Design top, start of the top module:
module top(
    input wire                  clk_i,           
    input wire                  rstn_i,          
    input wire                  start_i,         
    input wire signed   [31:0]  vector_x_i,      
    input wire signed   [31:0]  quant_w_i,       
    output wire                 done_o,          
    output wire signed  [31:0]  dout_o           
);
Size in the first run: roughly 6000 cells after synthesis, roughly 430 flip-flops, about 100 I/O pins, roughly 46000 sq um of cells after synthesis.
make LEC_CHECK=0 ABC_AREA=1 CAP_MARGIN=20 CORE_MARGIN=2 CORE_UTILIZATION=71 PLACE_DENSITY_LB_ADDON=0.06 SETUP_SLACK_MARGIN=4.94 SLEW_MARGIN=20 finish   # period 18.4 ns
run.sh (not shown) runs the stock make flow with config.mk's settings and CLKGATE_MAP_FILE=.
The first run reached the layout checks and failed them: setup timing.
Edit:
Settings changed: ABC_AREA 1 to unset, CORE_UTILIZATION 71 to 65, PLACE_DENSITY_LB_ADDON 0.06 to unset, SETUP_SLACK_MARGIN 4.94 to unset.
Clock period 18.4 ns to 27.1 ns, I/O delays scaled along.
What happened: The new run completed with no timing, DRC or antenna violations. Sequential share of layout area grows by 2.6 points. Clock skew shrinks by 0.020 ns. Critical path depth shrinks by 67. Via count shrinks by about a fifth. Worst setup slack is better by 4.6 ns. Final area shrinks by roughly a tenth. Register-to-register slack is better by 8.8 ns.

v13:
top again, from the RTL that the note above started with.
==> flow/config.mk <==
export PLATFORM = sky130hd
export DESIGN_NAME = top
export DESIGN_NICKNAME = top
export VERILOG_FILES = /design/flow/design.v
export SDC_FILE = /design/flow/constraint.sdc
export NUM_CORES = 4
export LEC_CHECK = 0
export ABC_AREA = 1
export CAP_MARGIN = 20
export CORE_MARGIN = 2
export CORE_UTILIZATION = 71
export HOLD_SLACK_MARGIN = 0.29
export SETUP_SLACK_MARGIN = -1.39
export SLEW_MARGIN = 20
==> flow/constraint.sdc <==
create_clock -name core_clock -period 18.4 [get_ports {clk_i}]
set_input_delay 3.6800 -clock core_clock [delete_from_list [all_inputs] [get_ports {clk_i}]]
set_output_delay 3.6800 -clock core_clock [all_outputs]
set_load 0.01 [all_outputs]
v13: flow complete, layout not clean; failing: setup timing
#### Input delta (v44 over v13)
-- flow/config.mk --
<<< v13, line 10
export CORE_MARGIN = 2
export CORE_UTILIZATION = 71
export HOLD_SLACK_MARGIN = 0.29
export SETUP_SLACK_MARGIN = -1.39
export SLEW_MARGIN = 20
>>> v44, line 10
export CORE_MARGIN = 2
export CORE_UTILIZATION = 71
export SLEW_MARGIN = 20
==> flow/constraint.sdc <==
create_clock -name core_clock -period 22.3 [get_ports {clk_i}]
set_input_delay 4.4600 -clock core_clock [delete_from_list [all_inputs] [get_ports {clk_i}]]
set_output_delay 4.4600 -clock core_clock [all_outputs]
set_load 0.01 [all_outputs]
==> comparison <==
- Looking only at synthesis-to-finish area growth, and setting everything else aside, the lower value of v13 and v44 goes to v44.
- Setup slack on v44 is ahead of v13.
- The higher number of antenna violations at the first check in global routing of v13 and v44 is in v13.
- v44: done, clean on timing, DRC and antenna
- The insertion delay at the late pin of the worst-skew pair was comparable across v13 and v44.
- Re fraction of area in multi-input gates: v13 was lower than v44.
- Delta (v44 minus v13): cell depth of the worst setup path saw an increase.
Setup changes, v44 to v41
-- flow/config.mk --
<<< v44, line 9
export CAP_MARGIN = 20
export CORE_MARGIN = 2
export CORE_UTILIZATION = 71
export SLEW_MARGIN = 20
>>> v41, line 9
export CAP_MARGIN = 20
export CORE_MARGIN = 2
export CORE_UTILIZATION = 72
export HOLD_SLACK_MARGIN = -0.1
export SLEW_MARGIN = 20
==> flow/constraint.sdc <==
create_clock -name core_clock -period 18.3 [get_ports {clk_i}]
set_input_delay 3.6600 -clock core_clock [delete_from_list [all_inputs] [get_ports {clk_i}]]
set_output_delay 3.6600 -clock core_clock [all_outputs]
set_load 0.01 [all_outputs]
[summary]
- Every stage of v41 finished as expected; the final checks, on the other hand, flagged setup timing, which means the layout fails.
- When v41 is measured against v44, its cell area turns out 5700 sq um higher.
- Changes observed in v41 relative to v44: pin count of the biggest net entering global routing fell 55; final wirelength rose about 38%; total placed instance area rose about 8%.
- Setup WNS v44 -> v41: worse
- The share of the clock period used by the worst path after layout of v41 exceeds that of v44 by 24 points.
- Sort v44 and v41 by non-clock buffer count, descending, and v41 comes first.
- The slowest library cell on the worst path comes out nand3_1 in one run and clkdlybuf4s50_1 in the other, namely in v41 and v44 respectively.
## Diff of input files: v21 against v41
-- flow/config.mk --
<<< v41, line 7
export LEC_CHECK = 0
export ABC_AREA = 1
export CAP_MARGIN = 20
export CORE_MARGIN = 2
export CORE_UTILIZATION = 72
export HOLD_SLACK_MARGIN = -0.1
export SLEW_MARGIN = 20
>>> v21, line 7
export LEC_CHECK = 0
export ABC_AREA = 1
export CAP_MARGIN = 5
export CORE_MARGIN = 2
export CORE_UTILIZATION = 72
export CTS_CLUSTER_DIAMETER = 258
export SLEW_MARGIN = 20
==> flow/constraint.sdc <==
create_clock -name core_clock -period 20.9 [get_ports {clk_i}]
set_input_delay 4.1800 -clock core_clock [delete_from_list [all_inputs] [get_ports {clk_i}]]
set_output_delay 4.1800 -clock core_clock [all_outputs]
set_load 0.01 [all_outputs]
Results
- v21 -> stages 100% | layout checks FAIL | setup timing
- v41: all stages done; final checks FAILED (setup timing).
- v21 vs v41 on cell area: v21 is the lower one.
- Compared with v41, v21 shows routed length on met1 lower by 1.3%.
- Comparing v21 against v41, there is no change at all in maximum fanout encountered on the critical timing path.
- On routed wire length, v41 loses to v21.
- NOTE largest net degree at the start of global routing v41->v21 decreased by more than 10%
- Summary: violation count after the first detailed-route iteration, v21 better than v41
- Density: v21 sparser than v41
Here is what was changed in the inputs of v26 compared with v21.
==> flow/config.mk <==
export PLATFORM = sky130hd
export DESIGN_NAME = top
export DESIGN_NICKNAME = top
export VERILOG_FILES = /design/flow/design.v
export SDC_FILE = /design/flow/constraint.sdc
export NUM_CORES = 4
export LEC_CHECK = 0
export CAP_MARGIN = 20
export CORE_MARGIN = 2
export CORE_UTILIZATION = 40
export SLEW_MARGIN = 20
==> flow/constraint.sdc <==
create_clock -name core_clock -period 31.4 [get_ports {clk_i}]
set_input_delay 6.2800 -clock core_clock [delete_from_list [all_inputs] [get_ports {clk_i}]]
set_output_delay 6.2800 -clock core_clock [all_outputs]
set_load 0.01 [all_outputs]
Results
- v26 completed end to end with timing, DRC and antenna clean.
- Number of placement rows (v21 / v26): 0.75
- Delta(number of signal-net inverters in the final layout, v26 - v21) < 0
- Going from v21 to v26, final setup violation count dropped 6, count of non-CTS buffers in the layout now sits lower, first-pass GRT wire length fell 12%, area overhead of the layout relative to synthesis went down by 13 points.
- Against v21, via count in v26 fell by more than 10%.
- Of the two values seen for highest layer used for signal routing, met5 was produced by v21 and met4 by v26.
- Against v21, v26 comes in about 80% higher on core footprint.
The inputs of v8 differ from those of v26 as listed below.
-- flow/config.mk --
<<< v26, line 8
export CAP_MARGIN = 20
export CORE_MARGIN = 2
export CORE_UTILIZATION = 40
export SLEW_MARGIN = 20
>>> v8, line 8
export CAP_MARGIN = 20
export CORE_MARGIN = 2
export CORE_UTILIZATION = 27
export SLEW_MARGIN = 20
--- outcome ---
Changes observed in v8 relative to v26: delay of the slowest cell on the worst path has increased; area growth from synthesis to layout has increased; chip area line of the yosys report has remained practically unchanged; worst setup slack has decreased.
v8 vs v26, largest fanout on the critical path went down by 7.
In v8 the layout clock buffer count turned out about 5% lower than in v26.
v8 -> v26: worst hold path stage count delta 0, exact match
On placer congestion estimate, v26 tracks v8 almost exactly.
When the final numbers for v26 and v8 were put side by side, the worst slew margin relative to its limit turned out to be greater in v8.
